`constraint.sdc`:
```
create_clock -name core_clock -period 4.6 [get_ports {clk}]
set_input_delay 0.9200 -clock core_clock [delete_from_list [all_inputs] [get_ports {clk}]]
set_output_delay 0.9200 -clock core_clock [all_outputs]
set_load 0.01 [all_outputs]
```
`config.mk`:
```
export PLATFORM = sky130hd
export DESIGN_NAME = float_adder
export DESIGN_NICKNAME = float_adder
export VERILOG_FILES = /design/flow/design.v
export SDC_FILE = /design/flow/constraint.sdc
export NUM_CORES = 4
export LEC_CHECK = 0
export CAP_MARGIN = 20
export CORE_MARGIN = 2
export CORE_UTILIZATION = 66
export CTS_CLUSTER_SIZE = 28
export MAX_ROUTING_LAYER = met4
export SLEW_MARGIN = 20
```
`design.v`:
```
module float_adder(
    input   clk,
    input   rst,
    input   [31:0]  x,
    input   [31:0]  y,
    output  reg [31:0]  z,
    output  reg [1:0]   overflow, 
    output  reg done
);
    reg [24:0]  m_x, m_y, m_z;
    reg [7:0]   exp_x, exp_y, exp_z;
    reg [2:0]   state_now;
    reg sign_z;
    reg [31:0]  x_q, y_q;
    reg [24:0] out_x,out_y,mid_y,mid_x;
    reg [7:0] move_tot;
    reg [2:0] bigger;
    parameter start = 3'b000, zerocheck = 3'b001, equalcheck = 3'b010, addm = 3'b011, normal = 3'b100, over = 3'b110;
    always @(posedge clk) begin
        if(!rst)begin
            state_now <= start;
            done <= 1'b0;
        end
        else begin
        done <= 1'b0;
        case(state_now)
            start:
                begin
                    x_q <= x;
                    y_q <= y;
                    bigger <= 2'b00;
                    exp_x <= x[30:23];
                    exp_y <= y[30:23];
                    m_x <= {1'b0, 1'b1, x[22:0]};
                    m_y <= {1'b0, 1'b1, y[22:0]};
                    out_x <= 25'b0;
                    out_y <= 25'b0;
                    move_tot <= 8'b0;
                    mid_y<={24'b0,1'b1};
                    mid_x<={24'b0,1'b1};
                    if((x[30:23] == 8'd255 && x[22:0] != 0) || (y[30:23] == 8'd255 && y[22:0] != 0)) 
                        begin
                            overflow <= 2'b11;
                            state_now <= over;
                            sign_z <= 1'b1;
                            exp_z <= 8'b11111111;
                            m_z <= 23'b11111111111111111111111;
                        end
                    else if((x[30:23] == 8'd255 && x[22:0] == 0) || (y[30:23] == 8'd255 && y[22:0] == 0)) 
                        begin
                            overflow <= 2'b11;
                            state_now <= over;
                            sign_z <= 1'b0;
                            exp_z <= 8'b11111111;
                            m_z <= 23'b0;
                        end
                    else
                        begin
                            overflow <= 2'b00;
                            state_now <= zerocheck;
                        end
                end
            zerocheck:
                begin
                    if(m_x[22:0] == 23'b0 && exp_x == 8'b0)
                        begin
                            sign_z <= y_q[31];
                            exp_z <= exp_y;
                            m_z <= m_y;
                            state_now <= over;
                        end
                    else if(m_y[22:0] == 23'b0 && exp_y == 8'b0)
                        begin
                            sign_z <= x_q[31];
                            exp_z <= exp_x;
                            m_z <= m_x;
                            state_now <= over;
                        end
                    else
                        begin
                            state_now <= equalcheck;
                        end
                    if(m_x[22:0] != 23'b0 && exp_x == 8'b0)
                        begin
                            m_x <= {1'b0, 1'b0, x_q[22:0]};
                        end
                    if(m_y[22:0] != 23'b0 && exp_y == 8'b0)
                        begin
                            m_y <= {1'b0, 1'b0, y_q[22:0]};
                        end
                end
            equalcheck:
                begin
                    if(exp_x == exp_y)
                        begin
                            if(bigger == 2'b0)
                                begin
                                    state_now <= addm; 
                                end
                            else if(bigger == 2'b10)
                                begin
                                    if(out_y > mid_y)
                                        begin
                                            m_y <= m_y + 1'b1;
                                        end 
                                    else if(out_y < mid_y)
                                        begin
                                            m_y <= m_y;
                                        end
                                    else if(out_y == m_y)
                                        begin
                                            if(m_y[0] == 1)
                                                begin
                                                    m_y <= m_y + 1'b1;
                                                end
                                            else
                                                begin
                                                    m_y <= m_y;
                                                end
                                        end
                                    state_now <= addm;
                                end
                            else if(bigger == 2'b01)
                                begin
                                    if(out_x > mid_x)
                                        begin
                                            m_x <= m_x + 1'b1;
                                        end 
                                    else if(out_x < mid_x)
                                        begin
                                            m_x <= m_x;
                                        end
                                    else if(out_x == m_x)
                                        begin
                                            if(m_x[0] == 1)
                                                begin
                                                    m_x <= m_x + 1'b1;
                                                end
                                            else
                                                begin
                                                    m_x <= m_x;
                                                end
                                        end
                                    state_now <= addm;
                                end
                        end
                    else
                        begin
                            if(exp_x > exp_y)
                                begin
                                    bigger <= 2'b01;
                                    exp_y <= exp_y + 1'b1;
                                    m_y[23:0] <= {1'b0, m_y[23:1]};
                                    out_y[move_tot] <= m_y[0];
                                    mid_y <= {mid_y[23:0], mid_y[24]};
                                    move_tot <= move_tot + 1'b1;
                                    if(m_y == 24'b0) 
                                        begin
                                            sign_z <= x_q[31];
                                            exp_z <= exp_x;
                                            m_z <= m_x;
                                            state_now <= over;
                                        end
                                    else
                                        begin
                                            state_now <= equalcheck;
                                        end
                                end 
                            else
                                begin
                                    bigger <= 2'b10;
                                    exp_x <= exp_x + 1'b1;
                                    m_x[23:0] <= {1'b0, m_x[23:1]};
                                    out_x[move_tot] <= m_x[0];
                                    mid_x <= {mid_x[23:0], mid_x[24]};
                                    move_tot <= move_tot + 1'b1;
                                    if(m_x == 24'b0) 
                                        begin
                                            sign_z <= y_q[31];
                                            exp_z <= exp_y;
                                            m_z <= m_y;
                                            state_now <= over;
                                        end
                                    else
                                        begin
                                            state_now <= equalcheck;
                                        end
                                end
                        end
                end
            addm:
                begin
                    if(x_q[31] ^ y_q[31] == 1'b0)
                        begin
                            exp_z <= exp_x;
                            sign_z <= x_q[31];
                            m_z <= m_x + m_y;
                            state_now <= normal;
                        end 
                    else
                        begin
                            if(m_x > m_y)
                                begin
                                    exp_z <= exp_x;
                                    sign_z <= x_q[31];
                                    m_z <= m_x - m_y;
                                    state_now <= normal;
                                end
                            else if(m_x < m_y)
                                begin
                                    exp_z <= exp_y;
                                    sign_z <= y_q[31];
                                    m_z <= m_y - m_x;
                                    state_now <= normal;
                                end
                            else
                                begin
                                    sign_z <= 1'b0;
                                    exp_z <= 8'b0;
                                    m_z <= 23'b0;
                                    state_now <= over;
                                end
                        end
                end
            normal:
                begin
                    if(m_z[24] == 1'b1)
                        begin
                            if(m_z[0] == 1)
                                begin
                                    m_z <= m_z + 1'b1;
                                    m_z[0] <= 0;
                                    state_now <= normal;
                                end
                            else
                                begin
                                     m_z <= {1'b0, m_z[24:1]};
                                    exp_z <= exp_z + 1'b1;
                                    state_now <= over;
                                end
                        end 
                    else
                        begin
                            if(m_z[23] == 1'b0 && exp_z >= 1)
                                begin
                                    m_z <= {m_z[23:0], 1'b0};
                                    exp_z <= exp_z - 1'b1;
                                    state_now <= normal;
                                end 
                            else
                                begin
                                    state_now <= over;
                                end
                        end
                end
            over:
                begin
                    z <= {sign_z, exp_z[7:0], m_z[22:0]};
                    done <= 1'b1;
                    if(overflow)
                        begin
                            overflow <= overflow;
                            state_now <= start;
                        end
                    else if(exp_z == 8'd255)
                        begin
                            overflow <= 2'b01;
                            state_now <= start;
                        end
                    else if(exp_z == 8'd0 && m_z[22:0] != 23'b0)
                        begin
                            overflow <= 2'b10;
                            state_now <= start;
                        end
                    else
                        begin
                            overflow <= 2'b0;
                            state_now <= start;
                        end
                end
            default:
                begin
                    state_now <= start;
                end
        endcase    
        end
    end
endmodule
```
`run.sh`:
```
#!/bin/bash
# the make line also repeats each setting of config.mk as NAME=value (left out here)
make -C /OpenROAD-flow-scripts/flow DESIGN_CONFIG=/design/flow/config.mk WORK_HOME=/design/flow/orfs CLKGATE_MAP_FILE= finish
```
==> results of run 1 <==
[final cells by class]
class                   count  area, um^2  share of cell area
clock buffers              45         923              0.0375
inverters                 152         572              0.0232
diodes                      6        15.0            0.000610
multi-input cells        1731       11700               0.475
flip-flops and latches    300        8910               0.362
clock inverters            16         128             0.00518
well taps                 442         553              0.0225
repair buffers            209        1830              0.0744
[layer usage]
| layer | routed length [um] | track usage | up-vias |
|---|---|---|---|
| met5 | 0 | - | - |
| met4 | 6400 | 0.288 | 0 |
| met3 | 13300 | 0.139 | 631 |
| met2 | 36300 | 0.742 | 2309 |
| met1 | 30400 | 0.647 | 9980 |
| li1 | - | - | 8840 |
[metrics by stage]
stage	cell area (um^2)	hold slack, ns	utilization
floorplan	21700	0.400	-
detailed placement	23500	0.432	0.725
global route	24600	0.444	0.759
global placement	23500	0.434	0.725
CTS	24600	0.441	0.758
finish	24600	0.440	0.759
==> run summary, run 1 <==
Outcome: complete, no violations
Yosys reg bits: 300
Post-detailed-placement half-perimeter wirelength: 62300 um
Filler cells: 2007
Biggest area cells: edfxtp_1 (40%), ha_1 (8.5%), xnor2_1 (5.2%)
Combinational share of power: 0.260
DP Cell Count: 2834
Drc violations: 0
Sequential share of power: 0.415
H-tree depth: 2
Chip area: 34300 um^2
Asr flop ratio synth: 0
Vias per cell: 7.50
R2R Path Start: m_x[16]
Fin Setup TNS: 0 ns
Routability-driven placement congestion ratio: 1.07
Core area: 32500 um^2
Post-synth EDFFs: 290
CTS max path bufs: 3
Routed WL per cell: 29.8 um
RSZ-0062 raised after global routing: false
Reg2reg end: exp_z[2]
Synth Instances: 2328
Net Sw Frac: 0.336
Final setup fails: 0
Crit path cell chain: inv_1, ha_1, nand2_1, o211ai_1, a21oi_1, nor3b_1, a21boi_2, nor2_2, buf_4, a21o_1, a221o_1, a21o_1
Late-Pin Clk Latency: 0.56 ns
Via count: 21800
Tool warnings: 87
Largest net degree at the start of global routing: 100
Setup crit start kind: register
Critical Path AT: 4.70 ns
Levels on crit path: 12
# clock sinks: 300
Post-layout min period: 4.41 ns
WS Path Type: reg -> reg
Final period util: 0.958
Post-Synth AOI/OAI Area: 0.198
Floorplan Nets: 2544
Global Route Usage Sum: 0.511
And+or+nand+nor area frac: 0.163
Count leader, synth: edfxtp_1
Leak: 9.31 nW
Setup crit end: exp_z[2]
Top power group: registers
# port buffers: 100
Worst VDD drop: 344 uV
Area Overhead vs Synth: 13.6%
Fin. Hold Viols: 0
Internal: 5.42 mW
Post-route ant nets: 0
Synth cell count leaders: edfxtp_1 (290), nor2_1 (261), a21oi_1 (166)
Total wire length: 86400 um
Crit end category: register
CP peak stage delay: 0.65 ns
Rows: 66
CTS tree: built
Die Wd: 185 um
Post-synthesis sequential area ratio: 0.411
R2r worst-path depth: 12
Final Non-Filler Cells: 2901
Switch Pwr: 2.75 mW
Cell mode on critical path: a21o_1
Pre-Place Util: 0.668
Yosys xor share: 0.0699
Hold_sp: sign_z
Fmax: 227 MHz
Slew HR: 0.266
Critical Path Source: m_x[16]
Drt first pass iters: 11
PwrDens: 332 nW/um^2
Post_cts resized: 0
Crit path max-delay cell type: edfxtp_1
Vias in the first global route: 20600
Syn_area_per_cell: 9.31 um^2
Seq pwr: 3.38 mW
Netlist Area Pre-Place: 21700 um^2
Clock network power: 2.66 mW
Clock Root Buffer: clkbuf_16
Crit Path Max Fanout: 20
Crit-path leading delay family: AND-OR/OR-AND gates
Clk_skew: 0.0396 ns
Synth cell types: 78
Worst Hold Endpoint: z[31]
Worst EP required: 4.89 ns
Max-slew violations: 0
Worst slack at placement: 0.392 ns
Reg2reg setup slack: 0.19 ns
Synth Warn #: 1
Hold Buf Count CTS: 0
Post-CTS Setup Inserts: 0
Cell count listed in synth_stat.txt: 2328
Comb pwr: 2.12 mW
FA/HA/MAJ Cells, Area Fraction: 0.0876
MaxCap Viol Count: 0
NumNets Final: 2644
CP Buf/Inv Count: 2
Clock power frac: 0.325
Die Y: 185 um
Worst-Margin Slew: 1.10 ns
Worst Slack Setup Final: 0.194 ns
Pwr Total: 8.17 mW
Final global-route overflow total: 0
Top cell area share: 0.402
First-pass GRT wire length: 126000 um
Antenna violations before repair: 6
Mux contribution to synthesized area: 0.0184
HP Class: reg -> reg
Drt first-iter violations: 4256
Ports: 101
Cell type with the largest total area: edfxtp_1
Main synth FF type: edfxtp_1
Top logic family: AND-OR/OR-AND gates
Clk slew on worst S/H paths: 0.07 ns
Hold depth: 0
Num CTS Buffers: 34
Yosys stat chip area: 21700 um^2
==> run 2, diff against run 1 <==
- CELL_PAD_IN_SITES_DETAIL_PLACEMENT: not set -> 0
- CELL_PAD_IN_SITES_GLOBAL_PLACEMENT: not set -> 3
- CORE_ASPECT_RATIO: not set -> 0.64
- CORE_MARGIN: 2 -> 6
- CORE_UTILIZATION: 66 -> 19
- CTS_CLUSTER_DIAMETER: not set -> 342
- CTS_CLUSTER_SIZE: 28 -> not set
- GPL_ROUTABILITY_DRIVEN: not set -> 0
- GPL_TIMING_DRIVEN: not set -> 1
- MAX_ROUTING_LAYER: met4 -> not set
- MIN_ROUTING_LAYER: not set -> met2
- PLACE_DENSITY_LB_ADDON: not set -> 0.2
- SLEW_MARGIN: 20 -> 15
- TNS_END_PERCENT: not set -> 5
- clock period: 4.6 -> 3.02 ns (I/O delays scaled with it)
==> run summary, run 2 <==
Outcome: finished with violations (was complete, no violations)
Layout Check Fails: setup timing
Setup crit end: m_z[21] (was exp_z[2])
CTS tree: built (unchanged)
H-tree depth: 2 (unchanged)
Worst VDD drop: 326 uV (was 344 uV)
Vias in the first global route: 35100 (was 20600)
Met2 Usage GRT: 0.281 (was 0.742)
Comb pwr: 5.43 mW (was 2.12 mW)
Hold_sp: bigger[2] (was sign_z)
Syn_area_per_cell: 9.31 um^2 (unchanged)
Post-synthesis sequential area ratio: 0.411 (unchanged)
# clock sinks: 300 (unchanged)
HP Class: reg -> reg (unchanged)
Crit end category: register (unchanged)
Combinational share of power: 0.347 (was 0.260)
Crit-path leading delay family: AND-OR/OR-AND gates (unchanged)
Switch Pwr: 5.64 mW (was 2.75 mW)
Routed WL per cell: 26.9 um (was 29.8 um)
Post-route ant nets: 0 (unchanged)
Synth cell types: 78 (unchanged)
Yosys stat chip area: 21700 um^2 (unchanged)
Reg2reg end: m_z[21] (was exp_z[2])
Worst Hold Endpoint: bigger[2] (was z[31])
NumNets Final: 3311 (was 2644)
Worst slack at placement: -0.995 ns (was 0.392 ns)
Num CTS Buffers: 41 (was 34)
Hold Buf Count CTS: 0 (unchanged)
DP Cell Count: 4512 (was 2834)
RSZ-0062 raised after global routing: true (was false)
Synth cell count leaders: edfxtp_1 (290), nor2_1 (261), a21oi_1 (166) (unchanged)
CTS max path bufs: 3 (unchanged)
Post-Synth AOI/OAI Area: 0.198 (unchanged)
Top logic family: AND-OR/OR-AND gates (unchanged)
R2r worst-path depth: 15 (was 12)
WS Path Type: reg -> reg (unchanged)
Sequential share of power: 0.322 (was 0.415)
Rows: 98 (was 66)
Synth Warn #: 1 (unchanged)
Via count: 30700 (was 21800)
Setup crit start kind: register (unchanged)
Crit path max-delay cell type: edfxtp_1 (unchanged)
GR peak layer: met3 (was met2)
Max-slew violations: 0 (unchanged)
Largest net degree at the start of global routing: 70 (was 100)
Slew HR: 0.369 (was 0.266)
Final period util: 1.19 (was 0.958)
Main synth FF type: edfxtp_1 (unchanged)
Pwr Total: 15.7 mW (was 8.17 mW)
Core area: 112000 um^2 (was 32500 um^2)
Synth Instances: 2328 (unchanged)
Filler cells: 11900 (was 2007)
Flop area: 8910 um^2 (about the same)
Worst Slack Setup Final: -0.566 ns (was 0.194 ns)
Leak: 13.0 nW (was 9.31 nW)
Crit Path Max Fanout: 7 (was 20)
Cell type with the largest total area: edfxtp_1 (unchanged)
Drc violations: 0 (unchanged)
Vias per cell: 6.62 (was 7.50)
Cell count listed in synth_stat.txt: 2328 (unchanged)
Drt first pass iters: 41 (was 11)
Asr flop ratio synth: 0 (unchanged)
Biggest area cells: edfxtp_1 (40%), ha_1 (8.5%), xnor2_1 (5.2%) (unchanged)
Area Overhead vs Synth: 52.0% (was 13.6%)
Seq pwr: 5.04 mW (was 3.38 mW)
Final Non-Filler Cells: 4639 (was 2901)
Global Route Usage Sum: 0.298 (was 0.511)
Drt first-iter violations: 4670 (was 4256)
CP Buf/Inv Count: 5 (was 2)
Final setup fails: 177 (was 0)
Tool warnings: 87 (unchanged)
GR Layer Usage met1: 0 (was 0.647)
Antenna violations before repair: 1 (was 6)
First-pass GRT wire length: 173000 um (was 126000 um)
Yosys xor share: 0.0699 (unchanged)
Yosys reg bits: 300 (unchanged)
Late-Pin Clk Latency: 0.62 ns (was 0.56 ns)
Ports: 101 (unchanged)
Mux contribution to synthesized area: 0.0184 (unchanged)
Pre-Place Util: 0.193 (was 0.668)
Cell mode on critical path: buf_4 (was a21o_1)
FA/HA/MAJ Cells, Area Fraction: 0.0876 (unchanged)
Post-synth EDFFs: 290 (unchanged)
# port buffers: 100 (unchanged)
Clk slew on worst S/H paths: 0.06 ns (was 0.07 ns)
PwrDens: 475 nW/um^2 (was 332 nW/um^2)
GR Util met3: 0.492 (was 0.139)
Worst EP required: 3.34 ns (was 4.89 ns)
MaxCap Viol Count: 0 (unchanged)
Fin Setup TNS: -37.73 ns (was 0 ns)
Levels on crit path: 15 (was 12)
Critical Path Source: m_x[3] (was m_x[16])
Clk_skew: 0.0485 ns (was 0.0396 ns)
Reg2reg setup slack: -0.57 ns (was 0.19 ns)
Clock network power: 5.19 mW (was 2.66 mW)
Crit path cell chain: inv_2, ha_2, buf_4, nand2_1, a211oi_2, buf_4, o22ai_2, buf_4, o31ai_2, buf_4, a31o_2, nor4_1, a31oi_1, o311a_1, o211ai_1 (was inv_1, ha_1, nand2_1, o211ai_1, a21oi_1, nor3b_1, a21boi_2, nor2_2, buf_4, a21o_1, a221o_1, a21o_1)
R2R Path Start: m_x[3] (was m_x[16])
Fin. Hold Viols: 0 (unchanged)
Top power group: combinational cells (was registers)
Top cell area share: 0.402 (unchanged)
Net Sw Frac: 0.360 (was 0.336)
Netlist Area Pre-Place: 21700 um^2 (unchanged)
Worst-Margin Slew: 0.943 ns (was 1.10 ns)
Post-detailed-placement half-perimeter wirelength: 94200 um (was 62300 um)
And+or+nand+nor area frac: 0.163 (unchanged)
Die Y: 282 um (was 185 um)
Hold depth: 2 (was 0)
Floorplan Nets: 2544 (unchanged)
Total wire length: 125000 um (was 86400 um)
Die Wd: 434 um (was 185 um)
Critical Path AT: 3.91 ns (was 4.70 ns)
Comb. cell area: 13000 um^2 (was 11700 um^2)
Clock Root Buffer: clkbuf_16 (unchanged)
Internal: 10.0 mW (was 5.42 mW)
Chip area: 123000 um^2 (was 34300 um^2)
Clock power frac: 0.331 (was 0.325)
Post-layout min period: 3.59 ns (was 4.41 ns)
Count leader, synth: edfxtp_1 (unchanged)
CP peak stage delay: 0.41 ns (was 0.65 ns)
Final global-route overflow total: 0 (unchanged)
Fmax: 279 MHz (was 227 MHz)
[run 2: what timing repair did]
item,in CTS,in global routing
gates resized,207,104
pin swaps,59,43
gates cloned,1,0
endpoints found under the setup margin,169,237
endpoints found under the hold margin,0,0
setup buffers,26,17
[run 2: per-layer routing]
layer  wire length, um  vias up
li1                  -    10100
met2             51100     9481
met5              3010        -
met3             64400      840
met1                 0    10100
met4              6160       92
[run 2: final cells by class]
| type | instances | area share |
|---|---|---|
| clock inverters | 25 | 0.00752 |
| multi-input cells | 1731 | 0.395 |
| well taps | 1500 | 0.0570 |
| flip-flops and latches | 300 | 0.270 |
| diodes | 15 | 0.00114 |
| repair buffers | 869 | 0.219 |
| inverters | 152 | 0.0177 |
| clock buffers | 47 | 0.0321 |
[run 2: metrics by stage]
stage / util / cell area (um^2) / hold slack, ns
floorplan: - / 21700 / 0.400
global placement: 0.265 / 29800 / 0.493
detailed placement: 0.265 / 29800 / 0.489
CTS: 0.287 / 32200 / 0.505
global route: 0.293 / 32900 / 0.531
finish: 0.293 / 33000 / 0.518
==> run 3, diff against run 2 <==
- CAP_MARGIN: 20 -> 35
- CELL_PAD_IN_SITES_DETAIL_PLACEMENT: 0 -> not set
- CELL_PAD_IN_SITES_GLOBAL_PLACEMENT: 3 -> not set
- CORE_ASPECT_RATIO: 0.64 -> 1.48
- CORE_MARGIN: 6 -> 2
- CORE_UTILIZATION: 19 -> 54
- CTS_CLUSTER_DIAMETER: 342 -> 248
- GPL_ROUTABILITY_DRIVEN: 0 -> not set
- GPL_TIMING_DRIVEN: 1 -> 0
- MAX_ROUTING_LAYER: not set -> met4
- MIN_ROUTING_LAYER: met2 -> not set
- PLACE_DENSITY_LB_ADDON: 0.2 -> 0.07
- SETUP_SLACK_MARGIN: not set -> 0.42
- SLEW_MARGIN: 15 -> 20
- TNS_END_PERCENT: 5 -> 95
- clock period: 3.02 -> 5.0 ns (I/O delays scaled with it)
==> run summary, run 3 <==
Outcome: complete, no violations (was finished with violations)
Post-synth EDFFs: 290 (unchanged)
Ports: 101 (unchanged)
Seq pwr: 3.09 mW (was 5.04 mW)
Post-Synth AOI/OAI Area: 0.198 (unchanged)
Levels on crit path: 10 (was 15)
Core area: 39800 um^2 (was 112000 um^2)
Final setup fails: 0 (was 177)
Sequential share of power: 0.426 (was 0.322)
CP Buf/Inv Count: 3 (was 5)
Area Overhead vs Synth: 13.5% (was 52.0%)
Setup crit end: m_z[12] (was m_z[21])
Clk slew on worst S/H paths: 0.07 ns (was 0.06 ns)
Worst Hold Endpoint: z[26] (was bigger[2])
Synth cell count leaders: edfxtp_1 (290), nor2_1 (261), a21oi_1 (166) (unchanged)
CTS tree: built (unchanged)
Slew HR: 0.335 (was 0.369)
R2r worst-path depth: 10 (was 15)
Clk_skew: 0.0274 ns (was 0.0485 ns)
Synth Warn #: 1 (unchanged)
Comb. cell area: 11700 um^2 (was 13000 um^2)
Net Sw Frac: 0.328 (was 0.360)
Pwr Total: 7.26 mW (was 15.7 mW)
And+or+nand+nor area frac: 0.163 (unchanged)
Leak: 9.09 nW (was 13.0 nW)
Crit path cell chain: ha_1, nand4_1, nor2_1, nor2_2, clkinv_2, o311ai_4, buf_2, buf_2, a221oi_1, o211ai_1 (was inv_2, ha_2, buf_4, nand2_1, a211oi_2, buf_4, o22ai_2, buf_4, o31ai_2, buf_4, a31o_2, nor4_1, a31oi_1, o311a_1, o211ai_1)
H-tree depth: 1 (was 2)
Post-synthesis sequential area ratio: 0.411 (unchanged)
Netlist Area Pre-Place: 21700 um^2 (unchanged)
Tool warnings: 84 (was 87)
HP Class: reg -> reg (unchanged)
Hold slack: 0.446 ns (was 0.518 ns)
Main synth FF type: edfxtp_1 (unchanged)
Floorplan Nets: 2544 (unchanged)
Max-slew violations: 0 (unchanged)
Fin. Hold Viols: 0 (unchanged)
Internal: 4.88 mW (was 10.0 mW)
Late-Pin Clk Latency: 0.60 ns (was 0.62 ns)
Clock Root Buffer: clkbuf_16 (unchanged)
Asr flop ratio synth: 0 (unchanged)
Hold_sp: exp_z[3] (was bigger[2])
Critical Path AT: 4.91 ns (was 3.91 ns)
Worst EP required: 5.33 ns (was 3.34 ns)
CTS max path bufs: 3 (unchanged)
Global Route Usage Sum: 0.410 (was 0.298)
Rows: 89 (was 98)
Combinational share of power: 0.257 (was 0.347)
Worst VDD drop: 323 uV (was 326 uV)
Biggest area cells: edfxtp_1 (40%), ha_1 (8.5%), xnor2_1 (5.2%) (unchanged)
Cell mode on critical path: buf_2 (was buf_4)
Routability-driven placement congestion ratio: 1.09
Crit-path leading delay family: buffers and inverters (was AND-OR/OR-AND gates)
Pre-Place Util: 0.545 (was 0.193)
Yosys stat chip area: 21700 um^2 (unchanged)
Post-layout util: 0.619 (was 0.293)
Post-route ant nets: 0 (unchanged)
Antenna violations before repair: 8 (was 1)
Final global-route overflow total: 0 (unchanged)
Cell count listed in synth_stat.txt: 2328 (unchanged)
# clock sinks: 300 (unchanged)
Crit end category: register (unchanged)
Drt first-iter violations: 2286 (was 4670)
Final period util: 0.915 (was 1.19)
DP Cell Count: 2935 (was 4512)
Post-detailed-placement half-perimeter wirelength: 66800 um (was 94200 um)
Largest net degree at the start of global routing: 51 (was 70)
NumNets Final: 2692 (was 3311)
Setup crit start kind: register (unchanged)
R2R Path Start: exp_x[5] (was m_x[3])
Total wire length: 84300 um (was 125000 um)
Count leader, synth: edfxtp_1 (unchanged)
Top power group: registers (was combinational cells)
Yosys reg bits: 300 (unchanged)
Cell type with the largest total area: edfxtp_1 (unchanged)
Reg2reg setup slack: 0.42 ns (was -0.57 ns)
Reg2reg end: m_z[12] (was m_z[21])
PwrDens: 295 nW/um^2 (was 475 nW/um^2)
WS Path Type: reg -> reg (unchanged)
First-pass GRT wire length: 123000 um (was 173000 um)
Clock power frac: 0.318 (was 0.331)
FA/HA/MAJ Cells, Area Fraction: 0.0876 (unchanged)
Top logic family: AND-OR/OR-AND gates (unchanged)
Fin Setup TNS: 0 ns (was -37.73 ns)
Synth Instances: 2328 (unchanged)
Post-layout min period: 4.58 ns (was 3.59 ns)
MaxCap Viol Count: 0 (unchanged)
Die Wd: 169 um (was 434 um)
Comb pwr: 1.86 mW (was 5.43 mW)
Final Non-Filler Cells: 3008 (was 4639)
Drt first pass iters: 6 (was 41)
Routed WL per cell: 28.0 um (was 26.9 um)
Hold depth: 0 (was 2)
Vias in the first global route: 19400 (was 35100)
Via count: 20000 (was 30700)
# port buffers: 100 (unchanged)
Top cell area share: 0.402 (unchanged)
RSZ-0062 raised after global routing: false (was true)
Mux contribution to synthesized area: 0.0184 (unchanged)
Vias per cell: 6.66 (was 6.62)
Synth cell types: 78 (unchanged)
Num CTS Buffers: 30 (was 41)
Filler cells: 3349 (was 11900)
CP peak stage delay: 0.64 ns (was 0.41 ns)
Crit Path Max Fanout: 10 (was 7)
Chip area: 41800 um^2 (was 123000 um^2)
Worst-Margin Slew: 0.997 ns (was 0.943 ns)
Fmax: 219 MHz (was 279 MHz)
Crit path max-delay cell type: o311ai_4 (was edfxtp_1)
Syn_area_per_cell: 9.31 um^2 (unchanged)
Switch Pwr: 2.38 mW (was 5.64 mW)
Die Y: 248 um (was 282 um)
Critical Path Source: exp_x[5] (was m_x[3])
Drc violations: 0 (unchanged)
Clock network power: 2.31 mW (was 5.19 mW)
Yosys xor share: 0.0699 (unchanged)
Flop area: 8910 um^2 (about the same)
-- run 3: metrics by stage --
step | setup slack (ns) | instance area (um^2)
4_1_cts | 0.433 | 24500
3_5_place_dp | -0.249 | 23400
5_1_grt | 0.424 | 24600
2_1_floorplan | 1.29 | 21700
3_3_place_gp | -0.267 | 23300
6_report | 0.423 | 24600
-- run 3: final cells by class --
class                           instances  area share
Timing Repair Buffer                  116      0.0483
Multi-Input combinational cell       1731       0.477
Tap cell                              500      0.0254
Sequential cell                       300       0.362
Inverter                              152      0.0232
Clock inverter                         14     0.00621
Clock buffer                           41      0.0334
Buffer                                145      0.0234
Antenna cell                            9    0.000916
-- run 3: per-layer routing --
metal | part of all wire | routed length [um] | track usage
met3 | 0.082 | 6900 | 0.0576
met4 | 0.099 | 8320 | 0.323
met1 | 0.35 | 29100 | 0.447
met2 | 0.47 | 40000 | 0.675
met5 | 0 | 0 | -
-- run 3: timing repair --
item,in CTS,in global routing
resized,20,19
endpoints found under the setup margin,64,41
buffers inserted,4,3
gates cloned,0,0
hold buffers,0,0
pin swaps,0,1
==> run 4, diff against run 3 <==
- ABC_AREA: not set -> 1
- CAP_MARGIN: 35 -> 20
- CELL_PAD_IN_SITES_GLOBAL_PLACEMENT: not set -> 1
- CORE_ASPECT_RATIO: 1.48 -> 1.06
- CORE_UTILIZATION: 54 -> 40
- CTS_CLUSTER_DIAMETER: 248 -> 361
- CTS_CLUSTER_SIZE: not set -> 70
- GPL_ROUTABILITY_DRIVEN: not set -> 0
- HOLD_SLACK_MARGIN: not set -> 0.04
- MAX_ROUTING_LAYER: met4 -> not set
- MIN_ROUTING_LAYER: not set -> met2
- PLACE_DENSITY_LB_ADDON: 0.07 -> 0.26
- SETUP_SLACK_MARGIN: 0.42 -> -0.13
- TNS_END_PERCENT: 95 -> not set
- clock period: 5.0 -> 2.49 ns (I/O delays scaled with it)
==> run summary, run 4 <==
Post-Synth AOI/OAI Area: 0.116 (was 0.198)
Top cell area share: 0.356 (was 0.402)
Floorplan Nets: 3608 (was 2544)
Clock Root Buffer: clkbuf_16 (unchanged)
Mux contribution to synthesized area: 0 (was 0.0184)
Area after DPL: 26700 um^2 (was 23400 um^2)
Biggest area cells: edfxtp_1 (36%), nand2_1 (12%), ha_1 (7.5%) (was edfxtp_1 (40%), ha_1 (8.5%), xnor2_1 (5.2%))
Ports: 101 (unchanged)
Chip area: 63200 um^2 (was 41800 um^2)
Synth Instances: 3392 (was 2328)
CTS max path bufs: 3 (unchanged)
Yosys stat chip area: 24500 um^2 (was 21700 um^2)
Num CTS Buffers: 8 (was 30)
Die Y: 259 um (was 248 um)
Yosys reg bits: 300 (unchanged)
# clock sinks: 300 (unchanged)
Rows: 93 (was 89)
# port buffers: 100 (unchanged)
Synth cell count leaders: nand2_1 (798), inv_1 (460), nor2_1 (344) (was edfxtp_1 (290), nor2_1 (261), a21oi_1 (166))
Hold Buf Count CTS: 0 (unchanged)
Yosys xor share: 0.0381 (was 0.0699)
FA/HA/MAJ Cells, Area Fraction: 0.0776 (was 0.0876)
Main synth FF type: edfxtp_1 (unchanged)
Cell type with the largest total area: edfxtp_1 (unchanged)
Pre-Place Util: 0.404 (was 0.545)
Syn_area_per_cell: 7.21 um^2 (was 9.31 um^2)
H-tree depth: 1 (unchanged)
Netlist Area Pre-Place: 24500 um^2 (was 21700 um^2)
Top logic family: simple AND/OR/NAND/NOR gates (was AND-OR/OR-AND gates)
Synth Warn #: 1 (unchanged)
Core area: 60600 um^2 (was 39800 um^2)
Synth cell types: 58 (was 78)
Post-detailed-placement half-perimeter wirelength: 79800 um (was 66800 um)
DP Cell Count: 4304 (was 2935)
Count leader, synth: nand2_1 (was edfxtp_1)
Tool error: [ERROR GRT-0232] Routing congestion too high. Check the congestion heatmap in the GUI.
Post-synthesis sequential area ratio: 0.364 (was 0.411)
Cell count listed in synth_stat.txt: 3392 (was 2328)
Post-synth EDFFs: 290 (unchanged)
Asr flop ratio synth: 0 (unchanged)
Final global-route overflow total: 1
And+or+nand+nor area frac: 0.306 (was 0.163)
Global Route Usage Sum: 0.580
Die Wd: 244 um (was 169 um)
Last stage: global routing (5_1_grt)
Outcome: did not finish (was complete, no violations)
==> run 4: timing repair <==
action / CTS
resized: 314
setup buffers: 184
gates cloned: 6
hold endpoints to repair: 0
endpoints found under the setup margin: 281
pin swaps: 84
==> run 4: per-stage QoR <==
stage          TNS (ns)  setup WS, ns
4_1_cts          -28.79        -0.365
3_5_place_dp    -188.02         -1.62
3_3_place_gp    -331.00         -1.68
2_1_floorplan    -26.11        -0.144
==> run 4: metal layers <==
metal | GRT overflow | GRT usage
met3 | 0 | 0.676
met1 | - | -
met2 | 1 | 0.617
met4 | 0 | 0.384
met5 | 0 | 0.395
==> run 5, diff against run 4 <==
- ABC_AREA: 1 -> not set
- CELL_PAD_IN_SITES_GLOBAL_PLACEMENT: 1 -> not set
- CORE_ASPECT_RATIO: 1.06 -> not set
- CORE_UTILIZATION: 40 -> 57
- CTS_CLUSTER_DIAMETER: 361 -> 28
- CTS_CLUSTER_SIZE: 70 -> not set
- GPL_ROUTABILITY_DRIVEN: 0 -> not set
- GPL_TIMING_DRIVEN: 0 -> not set
- HOLD_SLACK_MARGIN: 0.04 -> not set
- MIN_ROUTING_LAYER: met2 -> not set
- PLACE_DENSITY_LB_ADDON: 0.26 -> not set
- SETUP_SLACK_MARGIN: -0.13 -> 0.57
- TNS_END_PERCENT: not set -> 5
- clock period: 2.49 -> 2.51 ns (I/O delays scaled with it)
==> run summary, run 5 <==
Outcome: did not finish (unchanged)
Last stage: global routing (5_1_grt) (unchanged)
Tool error: [ERROR GRT-0232] Routing congestion too high. Check the congestion heatmap in the GUI. (unchanged)
Synth cell count leaders: edfxtp_1 (290), nor2_1 (261), a21oi_1 (166) (was nand2_1 (798), inv_1 (460), nor2_1 (344))
Netlist Area Pre-Place: 21700 um^2 (was 24500 um^2)
Yosys xor share: 0.0699 (was 0.0381)
Chip area: 39600 um^2 (was 63200 um^2)
DP Cell Count: 3512 (was 4304)
Routability-driven placement congestion ratio: 1.04
Syn_area_per_cell: 9.31 um^2 (was 7.21 um^2)
Asr flop ratio synth: 0 (unchanged)
Worst slack at placement: -1.12 ns (was -1.62 ns)
Post-synthesis sequential area ratio: 0.411 (was 0.364)
Top logic family: AND-OR/OR-AND gates (was simple AND/OR/NAND/NOR gates)
Area after DPL: 28500 um^2 (was 26700 um^2)
Die Wd: 199 um (was 244 um)
# clock sinks: 300 (unchanged)
Core area: 37600 um^2 (was 60600 um^2)
Biggest area cells: edfxtp_1 (40%), ha_1 (8.5%), xnor2_1 (5.2%) (was edfxtp_1 (36%), nand2_1 (12%), ha_1 (7.5%))
Main synth FF type: edfxtp_1 (unchanged)
FA/HA/MAJ Cells, Area Fraction: 0.0876 (was 0.0776)
# port buffers: 100 (unchanged)
And+or+nand+nor area frac: 0.163 (was 0.306)
Hold Buf Count CTS: 0 (unchanged)
Clock Root Buffer: clkbuf_16 (unchanged)
Global Route Usage Sum: 0.740
Post-Synth AOI/OAI Area: 0.198 (was 0.116)
Synth Instances: 2328 (was 3392)
Cell count listed in synth_stat.txt: 2328 (was 3392)
Yosys stat chip area: 21700 um^2 (was 24500 um^2)
Rows: 71 (was 93)
Mux contribution to synthesized area: 0.0184 (was 0)
Post-synth EDFFs: 290 (unchanged)
Final global-route overflow total: 111
CTS max path bufs: 3 (unchanged)
H-tree depth: 3 (was 1)
Pre-Place Util: 0.577 (was 0.404)
Top cell area share: 0.402 (was 0.356)
Synth Warn #: 1 (unchanged)
Synth cell types: 78 (was 58)
Ports: 101 (unchanged)
Cell type with the largest total area: edfxtp_1 (unchanged)
Floorplan Nets: 2544 (was 3608)
Count leader, synth: edfxtp_1 (was nand2_1)
Num CTS Buffers: 74 (was 8)
Post-detailed-placement half-perimeter wirelength: 67000 um (was 79800 um)
Yosys reg bits: 300 (unchanged)
Die Y: 199 um (was 259 um)
run 5: layer usage:
layer / GRT usage / GRT overflow
met4: 0.723 / 43
met5: 0.298 / 0
met3: 0.580 / 4
met1: 0.749 / 2
met2: 0.903 / 62
run 5: stage by stage:
step           setup TNS [ns]   util  hold slack, ns
2_1_floorplan         -133.06      -           0.400
3_3_place_gp          -109.40  0.757           0.436
3_5_place_dp          -137.75  0.757           0.447
4_1_cts                -90.20  0.849           0.455
run 5: repair_timing:
action,CTS
gates resized,272
pin swaps,82
endpoints found under the setup margin,389
cloned,2
setup buffers,17
==> run 6, diff against run 5 <==
- CORE_UTILIZATION: 57 -> 72
- CTS_CLUSTER_DIAMETER: 28 -> not set
- PLACE_DENSITY: not set -> 0.65
- SETUP_SLACK_MARGIN: 0.57 -> -0.32
- TNS_END_PERCENT: 5 -> not set
- clock period: 2.51 -> 3.32 ns (I/O delays scaled with it)
==> run summary, run 6 <==
Outcome: finished with violations (was did not finish)
Layout Check Fails: setup timing
Netlist Area Pre-Place: 21700 um^2 (unchanged)
Pwr Total: 12.1 mW
Syn_area_per_cell: 9.31 um^2 (unchanged)
Mux contribution to synthesized area: 0.0184 (unchanged)
Final setup fails: 139
Cell type with the largest total area: edfxtp_1 (unchanged)
Final period util: 1.10
Worst Slack Setup Final: -0.331 ns
Asr flop ratio synth: 0 (unchanged)
WS Path Type: reg -> reg
Hold_sp: sign_z
First-pass GRT wire length: 130000 um
Final global-route overflow total: 0
Fmax: 274 MHz
FA/HA/MAJ Cells, Area Fraction: 0.0876 (unchanged)
Chip area: 31500 um^2 (was 39600 um^2)
Pre-Place Util: 0.731 (was 0.577)
Routability-driven placement congestion ratio: 1.13 (was 1.04)
Core area: 29600 um^2 (was 37600 um^2)
Comb pwr: 3.31 mW
Main synth FF type: edfxtp_1 (unchanged)
Total wire length: 88000 um
Antenna violations before repair: 1
Cell count listed in synth_stat.txt: 2328 (unchanged)
Critical Path AT: 3.89 ns
Net Sw Frac: 0.328
H-tree depth: 2 (was 3)
Biggest area cells: edfxtp_1 (40%), ha_1 (8.5%), xnor2_1 (5.2%) (unchanged)
And+or+nand+nor area frac: 0.163 (unchanged)
Synth cell count leaders: edfxtp_1 (290), nor2_1 (261), a21oi_1 (166) (unchanged)
Drt first pass iters: 14
Floorplan Nets: 2544 (unchanged)
Crit end category: register
Worst VDD drop: 793 uV
Crit path cell chain: inv_1, ha_1, nor3b_4, nand2_1, o21ai_0, o21ai_1, or3_1, nor2_2, mux2i_1, nor2_1
Crit path max-delay cell type: edfxtp_1
CTS max path bufs: 3 (unchanged)
Combinational share of power: 0.273
Setup crit end: out_y[19]
Synth cell types: 78 (unchanged)
CP Buf/Inv Count: 1
Count leader, synth: edfxtp_1 (unchanged)
Hold depth: 0
Top logic family: AND-OR/OR-AND gates (unchanged)
Comb. cell area: 11800 um^2
Post-layout min period: 3.65 ns
Hold slack: 0.434 ns
HP Class: reg -> reg
Post-route ant nets: 0
Largest net degree at the start of global routing: 104
Filler cells: 1201
Setup crit start kind: register
Worst-Margin Slew: 1.13 ns
Num CTS Buffers: 34 (was 74)
Die Wd: 177 um (was 199 um)
Reg2reg setup slack: -0.33 ns
Clk slew on worst S/H paths: 0.06 ns
Critical Path Source: move_tot[1]
PwrDens: 458 nW/um^2
Drt first-iter violations: 5403
# port buffers: 100 (unchanged)
Rows: 63 (was 71)
Reg2reg end: out_y[19]
Crit Path Max Fanout: 9
Top cell area share: 0.402 (unchanged)
CP peak stage delay: 0.55 ns
Fin Setup TNS: -23.72 ns
Fin. Hold Viols: 0
Flop area: 8910 um^2
Switch Pwr: 3.99 mW
Clock network power: 4.20 mW
Leak: 10.5 nW
Yosys xor share: 0.0699 (unchanged)
Levels on crit path: 10
Synth Warn #: 1 (unchanged)
Crit-path leading delay family: simple AND/OR/NAND/NOR gates
Internal: 8.16 mW
Seq pwr: 4.64 mW
Post-Synth AOI/OAI Area: 0.198 (unchanged)
Post-synth EDFFs: 290 (unchanged)
CTS tree: built
Die Y: 177 um (was 199 um)
Late-Pin Clk Latency: 0.55 ns
Via count: 23500
Clk_skew: 0.0286 ns
Routed WL per cell: 28.8 um
Drc violations: 0
Sequential share of power: 0.382
MaxCap Viol Count: 0
NumNets Final: 2859
Ports: 101 (unchanged)
Post-synthesis sequential area ratio: 0.411 (unchanged)
Hold Buf Count CTS: 0 (unchanged)
Max-slew violations: 0
Synth Instances: 2328 (unchanged)
Tool warnings: 92
Slew HR: 0.245
Worst EP required: 3.56 ns
# clock sinks: 300 (unchanged)
Global Route Usage Sum: 0.548
Top power group: registers
R2R Path Start: move_tot[1]
Yosys reg bits: 300 (unchanged)
R2r worst-path depth: 10
Post-detailed-placement half-perimeter wirelength: 58900 um (was 67000 um)
Clock Root Buffer: clkbuf_16 (unchanged)
Yosys stat chip area: 21700 um^2 (unchanged)
Vias in the first global route: 22700
RSZ-0062 raised after global routing: true
Vias per cell: 7.68
Worst Hold Endpoint: z[31]
Clock power frac: 0.345
Area Overhead vs Synth: 22.5%
run 6: metal layers:
| layer | vias to the layer above | GRT usage | wire length (um) |
|---|---|---|---|
| met5 | - | 0.00160 | 0 |
| met4 | 0 | 0.415 | 9370 |
| met3 | 907 | 0.194 | 14800 |
| met2 | 2771 | 0.809 | 36300 |
| met1 | 10600 | 0.657 | 27600 |
| li1 | 9266 | - | - |
run 6: repair_timing:
action                                  CTS  global route
endpoints found under the setup margin    0            91
setup buffers                             0             3
resized                                   0            20
run 6: layout make-up:
cell class,count,share of cell area
multi-input cells,1731,0.443
flip-flops and latches,300,0.336
repair buffers,424,0.136
clock buffers,41,0.0342
inverters,152,0.0215
well taps,390,0.0184
clock inverters,21,0.0107
diodes,2,0.000189
run 6: metrics by stage:
stage               setup slack (ns)  instances  utilization  instance area (um^2)
finish                        -0.331       3061        0.896                 26500
global placement              -0.143       2994        0.851                 25200
detailed placement            -0.260       2994        0.851                 25200
floorplan                     -0.252       2328            -                 21700
global route                  -0.457       3059        0.896                 26500
CTS                           -0.275       3056        0.892                 26400
==> run 7, diff against run 6 <==
- ABC_AREA: not set -> 1
- CORE_MARGIN: 2 -> 7
- CORE_UTILIZATION: 72 -> 40
- CTS_CLUSTER_DIAMETER: not set -> 393
- CTS_CLUSTER_SIZE: not set -> 13
- PLACE_DENSITY: 0.65 -> not set
- PLACE_DENSITY_LB_ADDON: not set -> 0.26
- SETUP_SLACK_MARGIN: -0.32 -> 0.13
- clock period: 3.32 -> 2.49 ns (I/O delays scaled with it)
==> run summary, run 7 <==
Hold_sp: bigger[0] (was sign_z)
Mux contribution to synthesized area: 0 (was 0.0184)
Core area: 60400 um^2 (was 29600 um^2)
Clock Root Buffer: clkbuf_16 (unchanged)
CP Buf/Inv Count: 6 (was 1)
Final setup fails: 90 (was 139)
Post-route ant nets: 0 (unchanged)
Switch Pwr: 7.56 mW (was 3.99 mW)
Cell type with the largest total area: edfxtp_1 (unchanged)
CTS tree: built (unchanged)
Top cell area share: 0.356 (was 0.402)
Final period util: 1.06 (was 1.10)
Reg2reg end: m_z[19] (was out_y[19])
Crit-path leading delay family: buffers and inverters (was simple AND/OR/NAND/NOR gates)
Worst VDD drop: 585 uV (was 793 uV)
Vias in the first global route: 25300 (was 22700)
Cell count listed in synth_stat.txt: 3392 (was 2328)
Count leader, synth: nand2_1 (was edfxtp_1)
Fmax: 378 MHz (was 274 MHz)
Hold slack: 0.477 ns (was 0.434 ns)
First-pass GRT wire length: 153000 um (was 130000 um)
Clock power frac: 0.205 (was 0.345)
Worst Slack Setup Final: -0.156 ns (was -0.331 ns)
Netlist Area Pre-Place: 24500 um^2 (was 21700 um^2)
Crit end category: register (unchanged)
Final global-route overflow total: 0 (unchanged)
Comb pwr: 9.03 mW (was 3.31 mW)
Layout Check Fails: setup timing (unchanged)
Routability-driven placement congestion ratio: 1.06 (was 1.13)
Rows: 90 (was 63)
Post-detailed-placement half-perimeter wirelength: 82200 um (was 58900 um)
Asr flop ratio synth: 0 (unchanged)
Global Route Usage Sum: 0.293 (was 0.548)
Post-Synth AOI/OAI Area: 0.116 (was 0.198)
Yosys reg bits: 300 (unchanged)
Fin. Hold Viols: 0 (unchanged)
Die Wd: 261 um (was 177 um)
WS Path Type: reg -> reg (unchanged)
RSZ-0062 raised after global routing: true (unchanged)
Hold depth: 2 (was 0)
Clk slew on worst S/H paths: 0.07 ns (was 0.06 ns)
Drt first pass iters: 5 (was 14)
HP Class: reg -> reg (unchanged)
Routed WL per cell: 21.7 um (was 28.8 um)
Sequential share of power: 0.326 (was 0.382)
Yosys stat chip area: 24500 um^2 (was 21700 um^2)
Area after DPL: 30900 um^2 (was 25200 um^2)
Internal: 11.7 mW (was 8.16 mW)
Synth Instances: 3392 (was 2328)
NumNets Final: 4301 (was 2859)
Final Non-Filler Cells: 4877 (was 3061)
Syn_area_per_cell: 7.21 um^2 (was 9.31 um^2)
Post-layout util: 0.567 (was 0.896)
Drt first-iter violations: 2801 (was 5403)
Floorplan Nets: 3608 (was 2544)
Worst EP required: 2.79 ns (was 3.56 ns)
Largest net degree at the start of global routing: 55 (was 104)
Biggest area cells: edfxtp_1 (36%), nand2_1 (12%), ha_1 (7.5%) (was edfxtp_1 (40%), ha_1 (8.5%), xnor2_1 (5.2%))
Filler cells: 5698 (was 1201)
Yosys xor share: 0.0381 (was 0.0699)
Via count: 27000 (was 23500)
R2r worst-path depth: 14 (was 10)
Setup crit start kind: register (unchanged)
Combinational share of power: 0.469 (was 0.273)
Pwr Total: 19.3 mW (was 12.1 mW)
Total wire length: 106000 um (was 88000 um)
Hold Buf Count CTS: 0 (unchanged)
Num CTS Buffers: 27 (was 34)
Post-layout min period: 2.65 ns (was 3.65 ns)
Synth cell count leaders: nand2_1 (798), inv_1 (460), nor2_1 (344) (was edfxtp_1 (290), nor2_1 (261), a21oi_1 (166))
Pre-Place Util: 0.405 (was 0.731)
Setup crit end: m_z[19] (was out_y[19])
Synth Warn #: 1 (unchanged)
And+or+nand+nor area frac: 0.306 (was 0.163)
Cell mode on critical path: buf_6
FA/HA/MAJ Cells, Area Fraction: 0.0776 (was 0.0876)
Outcome: finished with violations (unchanged)
Chip area: 68300 um^2 (was 31500 um^2)
MaxCap Viol Count: 0 (unchanged)
Max-slew violations: 0 (unchanged)
Critical Path Source: m_x[1] (was move_tot[1])
Seq pwr: 6.27 mW (was 4.64 mW)
Vias per cell: 5.54 (was 7.68)
Synth cell types: 58 (was 78)
Worst Hold Endpoint: bigger[0] (was z[31])
Clk_skew: 0.0381 ns (was 0.0286 ns)
Top logic family: simple AND/OR/NAND/NOR gates (was AND-OR/OR-AND gates)
Tool warnings: 87 (was 92)
CP peak stage delay: 0.47 ns (was 0.55 ns)
# clock sinks: 300 (unchanged)
Critical Path AT: 2.94 ns (was 3.89 ns)
DP Cell Count: 4754 (was 2994)
Slew HR: 0.585 (was 0.245)
Drc violations: 0 (unchanged)
Ports: 101 (unchanged)
Levels on crit path: 14 (was 10)
CTS max path bufs: 3 (unchanged)
Fin area: 34200 um^2 (was 26500 um^2)
PwrDens: 563 nW/um^2 (was 458 nW/um^2)
Number of diodes: 0 (was 2)
Net Sw Frac: 0.393 (was 0.328)
Reg2reg setup slack: -0.16 ns (was -0.33 ns)
R2R Path Start: m_x[1] (was move_tot[1])
Crit path cell chain: inv_4, buf_6, ha_4, nand4_1, nor2_1, buf_4, buf_6, nand2_4, o31ai_4, or2_4, nand3_4, nor2_4, buf_6, buf_16 (was inv_1, ha_1, nor3b_4, nand2_1, o21ai_0, o21ai_1, or3_1, nor2_2, mux2i_1, nor2_1)
# port buffers: 100 (unchanged)
Crit Path Max Fanout: 6 (was 9)
Post-synthesis sequential area ratio: 0.364 (was 0.411)
Die Y: 261 um (was 177 um)
Area Overhead vs Synth: 39.8% (was 22.5%)
Late-Pin Clk Latency: 0.60 ns (was 0.55 ns)
Worst-Margin Slew: 0.622 ns (was 1.13 ns)
Crit path max-delay cell type: edfxtp_1 (unchanged)
Clock network power: 3.95 mW (was 4.20 mW)
Top power group: combinational cells (was registers)
Antenna violations before repair: 0 (was 1)
Leak: 15.4 nW (was 10.5 nW)
H-tree depth: 1 (was 2)
Post-synth EDFFs: 290 (unchanged)
Main synth FF type: edfxtp_1 (unchanged)
==> run 7: repair_timing <==
item                       CTS  global route
buffers inserted            27            46
gates cloned                 2             9
setup endpoints to repair  157           271
resized                    197           278
pin swaps                   31           106
==> run 7: final cells by class <==
cell class / instances / area, um^2 / area share
inverter: 479 / 1840 / 0.0538
clock buffer: 37 / 713 / 0.0208
tap: 782 / 978 / 0.0286
multi-input combinational: 2486 / 14900 / 0.435
timing repair buffer: 790 / 6830 / 0.200
timing repair inverter: 1 / 8.76 / 0.000256
sequential: 300 / 8910 / 0.260
clock inverter: 2 / 36.3 / 0.00106
==> run 7: through the flow <==
stage / setup TNS (ns) / setup slack, ns
after detailed placement: -17.97 / -0.332
after global placement: -17.09 / -0.394
final: -7.02 / -0.156
after CTS: -2.03 / -0.0737
after floorplan: -14.51 / -0.145
after global routing: -15.21 / -0.215
==> run 7: per-layer routing <==
| layer | track usage | up-vias | wire, um |
|---|---|---|---|
| li1 | - | 12700 | - |
| met1 | 0.392 | 12700 | 43100 |
| met2 | 0.468 | 1299 | 47200 |
| met3 | 0.0492 | 313 | 9680 |
| met4 | 0.125 | 0 | 5980 |
| met5 | 0 | - | 0 |
==> run 8, diff against run 7 <==
- ABC_AREA: 1 -> not set
- CAP_MARGIN: 20 -> 35
- CORE_ASPECT_RATIO: not set -> 1.23
- CORE_MARGIN: 7 -> 2
- CORE_UTILIZATION: 40 -> 54
- CTS_CLUSTER_DIAMETER: 393 -> 248
- CTS_CLUSTER_SIZE: 13 -> not set
- GPL_TIMING_DRIVEN: not set -> 0
- MAX_ROUTING_LAYER: not set -> met4
- PLACE_DENSITY_LB_ADDON: 0.26 -> 0.29
- SETUP_SLACK_MARGIN: 0.13 -> 0.42
- TNS_END_PERCENT: not set -> 35
- clock period: 2.49 -> 5.0 ns (I/O delays scaled with it)
==> run summary, run 8 <==
CP Buf/Inv Count: 2 (was 6)
Biggest area cells: edfxtp_1 (40%), ha_1 (8.5%), xnor2_1 (5.2%) (was edfxtp_1 (36%), nand2_1 (12%), ha_1 (7.5%))
Reg2reg end: m_z[22] (was m_z[19])
Internal: 5.02 mW (was 11.7 mW)
Area after DPL: 23500 um^2 (was 30900 um^2)
Clock network power: 2.51 mW (was 3.95 mW)
CTS max path bufs: 3 (unchanged)
Leak: 9.15 nW (was 15.4 nW)
Core area: 39700 um^2 (was 60400 um^2)
Pre-Place Util: 0.545 (was 0.405)
Cell mode on critical path: a21oi_1 (was buf_6)
Chip area: 41800 um^2 (was 68300 um^2)
Slew HR: 0.330 (was 0.585)
Via count: 20500 (was 27000)
MaxCap Viol Count: 0 (unchanged)
Net Sw Frac: 0.330 (was 0.393)
Reg2reg setup slack: 0.22 ns (was -0.16 ns)
H-tree depth: 2 (was 1)
Num CTS Buffers: 34 (was 27)
Crit end category: register (unchanged)
Levels on crit path: 12 (was 14)
Main synth FF type: edfxtp_1 (unchanged)
Routability-driven placement congestion ratio: 1.04 (was 1.06)
Final global-route overflow total: 0 (unchanged)
First-pass GRT wire length: 125000 um (was 153000 um)
Cell count listed in synth_stat.txt: 2328 (was 3392)
Cell type with the largest total area: edfxtp_1 (unchanged)
Die Y: 226 um (was 261 um)
Combinational share of power: 0.252 (was 0.469)
Clock Root Buffer: clkbuf_16 (unchanged)
Tool warnings: 85 (was 87)
Switch Pwr: 2.48 mW (was 7.56 mW)
Mux contribution to synthesized area: 0.0184 (was 0)
Final period util: 0.956 (was 1.06)
Floorplan Nets: 2544 (was 3608)
Crit path cell chain: clkbuf_1, inv_1, ha_1, a21oi_1, o211ai_1, a21oi_1, nor3b_1, a21boi_2, o21ai_2, nor2_1, a221oi_1, o221ai_1 (was inv_4, buf_6, ha_4, nand4_1, nor2_1, buf_4, buf_6, nand2_4, o31ai_4, or2_4, nand3_4, nor2_4, buf_6, buf_16)
Setup crit end: m_z[22] (was m_z[19])
Routed WL per cell: 28.4 um (was 21.7 um)
Sequential share of power: 0.414 (was 0.326)
Crit-path leading delay family: AND-OR/OR-AND gates (was buffers and inverters)
Syn_area_per_cell: 9.31 um^2 (was 7.21 um^2)
R2r worst-path depth: 12 (was 14)
FA/HA/MAJ Cells, Area Fraction: 0.0876 (was 0.0776)
Seq pwr: 3.10 mW (was 6.27 mW)
Rows: 81 (was 90)
Worst EP required: 5.27 ns (was 2.79 ns)
Vias in the first global route: 19700 (was 25300)
Ports: 101 (unchanged)
Netlist Area Pre-Place: 21700 um^2 (was 24500 um^2)
CP peak stage delay: 0.70 ns (was 0.47 ns)
Synth Instances: 2328 (was 3392)
Top power group: registers (was combinational cells)
Crit Path Max Fanout: 10 (was 6)
Drc violations: 0 (unchanged)
Yosys reg bits: 300 (unchanged)
# clock sinks: 300 (unchanged)
Global Route Usage Sum: 0.423 (was 0.293)
RSZ-0062 raised after global routing: true (unchanged)
NumNets Final: 2696 (was 4301)
Crit path max-delay cell type: clkbuf_1 (was edfxtp_1)
Fin. Hold Viols: 0 (unchanged)
Fin area: 24800 um^2 (was 34200 um^2)
HP Class: reg -> reg (unchanged)
Hold Buf Count CTS: 0 (unchanged)
Final setup fails: 0 (was 90)
# port buffers: 100 (unchanged)
Synth Warn #: 1 (unchanged)
Antenna violations before repair: 1 (was 0)
Asr flop ratio synth: 0 (unchanged)
R2R Path Start: m_y[15] (was m_x[1])
Worst-Margin Slew: 1.00 ns (was 0.622 ns)
CTS tree: built (unchanged)
Max-slew violations: 0 (unchanged)
Drt first-iter violations: 2579 (was 2801)
Drt first pass iters: 7 (was 5)
Post-synthesis sequential area ratio: 0.411 (was 0.364)
Count leader, synth: edfxtp_1 (was nand2_1)
Comb pwr: 1.89 mW (was 9.03 mW)
Vias per cell: 6.71 (was 5.54)
Setup crit start kind: register (unchanged)
Largest net degree at the start of global routing: 51 (was 55)
Die Wd: 185 um (was 261 um)
Clk slew on worst S/H paths: 0.06 ns (was 0.07 ns)
Critical Path Source: m_y[15] (was m_x[1])
Yosys xor share: 0.0699 (was 0.0381)
Synth cell count leaders: edfxtp_1 (290), nor2_1 (261), a21oi_1 (166) (was nand2_1 (798), inv_1 (460), nor2_1 (344))
Critical Path AT: 5.05 ns (was 2.94 ns)
Hold_sp: sign_z (was bigger[0])
Post-synth EDFFs: 290 (unchanged)
Outcome: complete, no violations (was finished with violations)
Post-route ant nets: 0 (unchanged)
Area Overhead vs Synth: 14.2% (was 39.8%)
And+or+nand+nor area frac: 0.163 (was 0.306)
Top cell area share: 0.402 (was 0.356)
Clock power frac: 0.335 (was 0.205)
WS Path Type: reg -> reg (unchanged)
Total wire length: 86500 um (was 106000 um)
Post-Synth AOI/OAI Area: 0.198 (was 0.116)
Top logic family: AND-OR/OR-AND gates (was simple AND/OR/NAND/NOR gates)
Pwr Total: 7.50 mW (was 19.3 mW)
Hold depth: 0 (was 2)
Post-detailed-placement half-perimeter wirelength: 67600 um (was 82200 um)
Fmax: 209 MHz (was 378 MHz)
Worst Hold Endpoint: z[31] (was bigger[0])
PwrDens: 303 nW/um^2 (was 563 nW/um^2)
Worst VDD drop: 377 uV (was 585 uV)
Yosys stat chip area: 21700 um^2 (was 24500 um^2)
Post-layout min period: 4.78 ns (was 2.65 ns)
Clk_skew: 0.0244 ns (was 0.0381 ns)
Synth cell types: 78 (was 58)
Late-Pin Clk Latency: 0.57 ns (was 0.60 ns)
## run 8: area by class of cell
cell class	count	area [um^2]
well taps	539	674
repair buffers	116	1200
diodes	3	7.51
clock inverters	19	181
plain buffers	145	576
multi-input cells	1731	11700
clock buffers	42	902
flip-flops and latches	300	8910
inverters	152	571
fillers	3320	15000
## run 8: repair_timing
item                       in CTS  in global routing
buffers inserted                3                  2
gates resized                  20                 11
pin swaps                       1                  0
setup endpoints to repair      67                 39
## run 8: through the flow
| stage | hold slack [ns] | instances | TNS, ns | worst slack (ns) | util |
|---|---|---|---|---|---|
| after floorplan | 0.400 | 2328 | 0 | 1.29 | - |
| after global placement | 0.416 | 2967 | -19.49 | -0.554 | 0.588 |
| after detailed placement | 0.412 | 2976 | -2.91 | -0.509 | 0.592 |
| after CTS | 0.426 | 3040 | 0 | 0.431 | 0.622 |
| after global routing | 0.437 | 3045 | 0 | 0.248 | 0.623 |
| final | 0.435 | 3047 | 0 | 0.218 | 0.623 |
## run 8: layer usage
| layer | GRT usage | up-vias | part of all wire |
|---|---|---|---|
| li1 | - | 8940 | - |
| met1 | 0.515 | 9750 | 0.38 |
| met2 | 0.655 | 1397 | 0.45 |
| met3 | 0.0706 | 366 | 0.098 |
| met4 | 0.263 | 0 | 0.074 |
| met5 | - | - | 0 |
==> run 9, diff against run 8 <==
- CAP_MARGIN: 35 -> 20
- CELL_PAD_IN_SITES_DETAIL_PLACEMENT: not set -> 0
- CELL_PAD_IN_SITES_GLOBAL_PLACEMENT: not set -> 3
- CORE_ASPECT_RATIO: 1.23 -> 1.69
- CORE_MARGIN: 2 -> 6
- CORE_UTILIZATION: 54 -> 19
- CTS_CLUSTER_DIAMETER: 248 -> 342
- GPL_ROUTABILITY_DRIVEN: not set -> 0
- GPL_TIMING_DRIVEN: 0 -> 1
- MAX_ROUTING_LAYER: met4 -> not set
- MIN_ROUTING_LAYER: not set -> met2
- PLACE_DENSITY_LB_ADDON: 0.29 -> 0.2
- SETUP_SLACK_MARGIN: 0.42 -> 0.56
- SLEW_MARGIN: 20 -> 15
- TNS_END_PERCENT: 35 -> 85
- clock period: 5.0 -> 3.02 ns (I/O delays scaled with it)
==> run summary, run 9 <==
Fin. Hold Viols: 0 (unchanged)
Final setup fails: 139 (was 0)
Hold Buf Count CTS: 0 (unchanged)
Final global-route overflow total: 0 (unchanged)
Routed WL per cell: 28.2 um (was 28.4 um)
Tool warnings: 88 (was 85)
Fmax: 290 MHz (was 209 MHz)
Drc violations: 0 (unchanged)
Critical Path Source: m_x[0] (was m_y[15])
Leak: 13.7 nW (was 9.15 nW)
Clock network power: 4.88 mW (was 2.51 mW)
Final period util: 1.14 (was 0.956)
Worst-Margin Slew: 0.859 ns (was 1.00 ns)
Crit Path Max Fanout: 6 (was 10)
Syn_area_per_cell: 9.31 um^2 (unchanged)
Die Wd: 272 um (was 185 um)
Hold depth: 0 (unchanged)
Internal: 10.0 mW (was 5.02 mW)
HP Class: reg -> reg (unchanged)
Post-Synth AOI/OAI Area: 0.198 (unchanged)
And+or+nand+nor area frac: 0.163 (unchanged)
H-tree depth: 2 (unchanged)
Rows: 160 (was 81)
Hold_sp: sign_z (unchanged)
Post-route ant nets: 0 (unchanged)
Clock Root Buffer: clkbuf_16 (unchanged)
Crit end category: register (unchanged)
Crit path cell chain: buf_6, inv_2, ha_2, buf_4, nor2b_4, o2111ai_2, or4b_4, a21o_4, o31ai_4, buf_6, nand2_8, buf_6, a311o_1, a31o_2 (was clkbuf_1, inv_1, ha_1, a21oi_1, o211ai_1, a21oi_1, nor3b_1, a21boi_2, o21ai_2, nor2_1, a221oi_1, o221ai_1)
Asr flop ratio synth: 0 (unchanged)
First-pass GRT wire length: 179000 um (was 125000 um)
Top cell area share: 0.402 (unchanged)
Vias in the first global route: 34300 (was 19700)
Largest net degree at the start of global routing: 58 (was 51)
Drt first pass iters: 12 (was 7)
Num CTS Buffers: 37 (was 34)
# clock sinks: 300 (unchanged)
Yosys xor share: 0.0699 (unchanged)
Post-synthesis sequential area ratio: 0.411 (unchanged)
Outcome: finished with violations (was complete, no violations)
Cell count listed in synth_stat.txt: 2328 (unchanged)
R2r worst-path depth: 14 (was 12)
Cell mode on critical path: buf_6 (was a21oi_1)
Main synth FF type: edfxtp_1 (unchanged)
Filler cells: 11700 (was 3320)
Total wire length: 131000 um (was 86500 um)
Synth cell count leaders: edfxtp_1 (290), nor2_1 (261), a21oi_1 (166) (unchanged)
Post-detailed-placement half-perimeter wirelength: 94100 um (was 67600 um)
Floorplan Nets: 2544 (unchanged)
Vias per cell: 6.69 (was 6.71)
Ports: 101 (unchanged)
RSZ-0062 raised after global routing: true (unchanged)
Chip area: 123000 um^2 (was 41800 um^2)
Worst Slack Setup Final: -0.433 ns (was 0.218 ns)
Net Sw Frac: 0.355 (was 0.330)
FA/HA/MAJ Cells, Area Fraction: 0.0876 (unchanged)
Crit path max-delay cell type: or4b_4 (was clkbuf_1)
CTS max path bufs: 3 (unchanged)
# port buffers: 100 (unchanged)
PwrDens: 445 nW/um^2 (was 303 nW/um^2)
Clk_skew: 0.0253 ns (was 0.0244 ns)
Setup crit start kind: register (unchanged)
Core area: 113000 um^2 (was 39700 um^2)
Slew HR: 0.426 (was 0.330)
Clock power frac: 0.313 (was 0.335)
Hold slack: 0.515 ns (was 0.435 ns)
Yosys reg bits: 300 (unchanged)
Yosys stat chip area: 21700 um^2 (unchanged)
Worst VDD drop: 298 uV (was 377 uV)
Synth Instances: 2328 (unchanged)
Worst slack at placement: -1.25 ns (was -0.509 ns)
Synth Warn #: 1 (unchanged)
Via count: 31000 (was 20500)
Reg2reg end: m_z[11] (was m_z[22])
CP peak stage delay: 0.51 ns (was 0.70 ns)
Seq pwr: 5.02 mW (was 3.10 mW)
Synth cell types: 78 (unchanged)
Worst EP required: 3.37 ns (was 5.27 ns)
R2R Path Start: m_x[0] (was m_y[15])
Top power group: combinational cells (was registers)
Comb pwr: 5.67 mW (was 1.89 mW)
Biggest area cells: edfxtp_1 (40%), ha_1 (8.5%), xnor2_1 (5.2%) (unchanged)
Combinational share of power: 0.364 (was 0.252)
Switch Pwr: 5.53 mW (was 2.48 mW)
Netlist Area Pre-Place: 21700 um^2 (unchanged)
Post-layout min period: 3.45 ns (was 4.78 ns)
Global Route Usage Sum: 0.306 (was 0.423)
Layout Check Fails: setup timing
Max-slew violations: 0 (unchanged)
Setup crit end: m_z[11] (was m_z[22])
Levels on crit path: 14 (was 12)
Count leader, synth: edfxtp_1 (unchanged)
Area Overhead vs Synth: 61.3% (was 14.2%)
Late-Pin Clk Latency: 0.62 ns (was 0.57 ns)
Post-synth EDFFs: 290 (unchanged)
Drt first-iter violations: 6226 (was 2579)
Critical Path AT: 3.80 ns (was 5.05 ns)
Mux contribution to synthesized area: 0.0184 (unchanged)
Crit-path leading delay family: AND-OR/OR-AND gates (unchanged)
Antenna violations before repair: 0 (was 1)
Sequential share of power: 0.322 (was 0.414)
Pre-Place Util: 0.192 (was 0.545)
Cell type with the largest total area: edfxtp_1 (unchanged)
CTS tree: built (unchanged)
Top logic family: AND-OR/OR-AND gates (unchanged)
MaxCap Viol Count: 0 (unchanged)
Worst Hold Endpoint: z[31] (unchanged)
WS Path Type: reg -> reg (unchanged)
Clk slew on worst S/H paths: 0.07 ns (was 0.06 ns)
CP Buf/Inv Count: 5 (was 2)
Die Y: 451 um (was 226 um)
Reg2reg setup slack: -0.43 ns (was 0.22 ns)
NumNets Final: 3362 (was 2696)
run 9: cell type report:
| cell class | instances | area, um^2 | area share |
|---|---|---|---|
| repair buffers | 923 | 8400 | 0.240 |
| diodes | 6 | 15.0 | 0.000430 |
| flip-flops and latches | 300 | 8910 | 0.255 |
| clock inverters | 21 | 231 | 0.00662 |
| inverters | 152 | 582 | 0.0166 |
| multi-input cells | 1732 | 14000 | 0.401 |
| clock buffers | 46 | 981 | 0.0281 |
| well taps | 1458 | 1820 | 0.0522 |
run 9: through the flow:
step	std cells	utilization	setup TNS, ns	cell area, um^2	power, mW
finish	4638	0.310	-26.70	35000	15.6
global route	4632	0.310	-40.76	34900	16.1
CTS	4578	0.296	-17.39	33400	15.0
detailed placement	4410	0.264	-71.03	29700	9.54
global placement	4409	0.263	-69.54	29700	9.54
floorplan	2328	-	-4.34	22200	7.11
run 9: repair_timing:
action / CTS / global route
setup endpoints to repair: 344 / 347
cloned: 16 / 5
buffers inserted: 85 / 49
pin swaps: 101 / 105
resized: 292 / 216
run 9: layer usage:
metal  wire length [um]  track usage  up-vias
met3              44900        0.351     1111
met4              13900       0.0673       20
li1                   -            -    10200
met5                807       0.0530        -
met2              71200        0.416     9399
met1                  0            -    10300
No activity file was given, so power comes from the tool's default toggle rates.
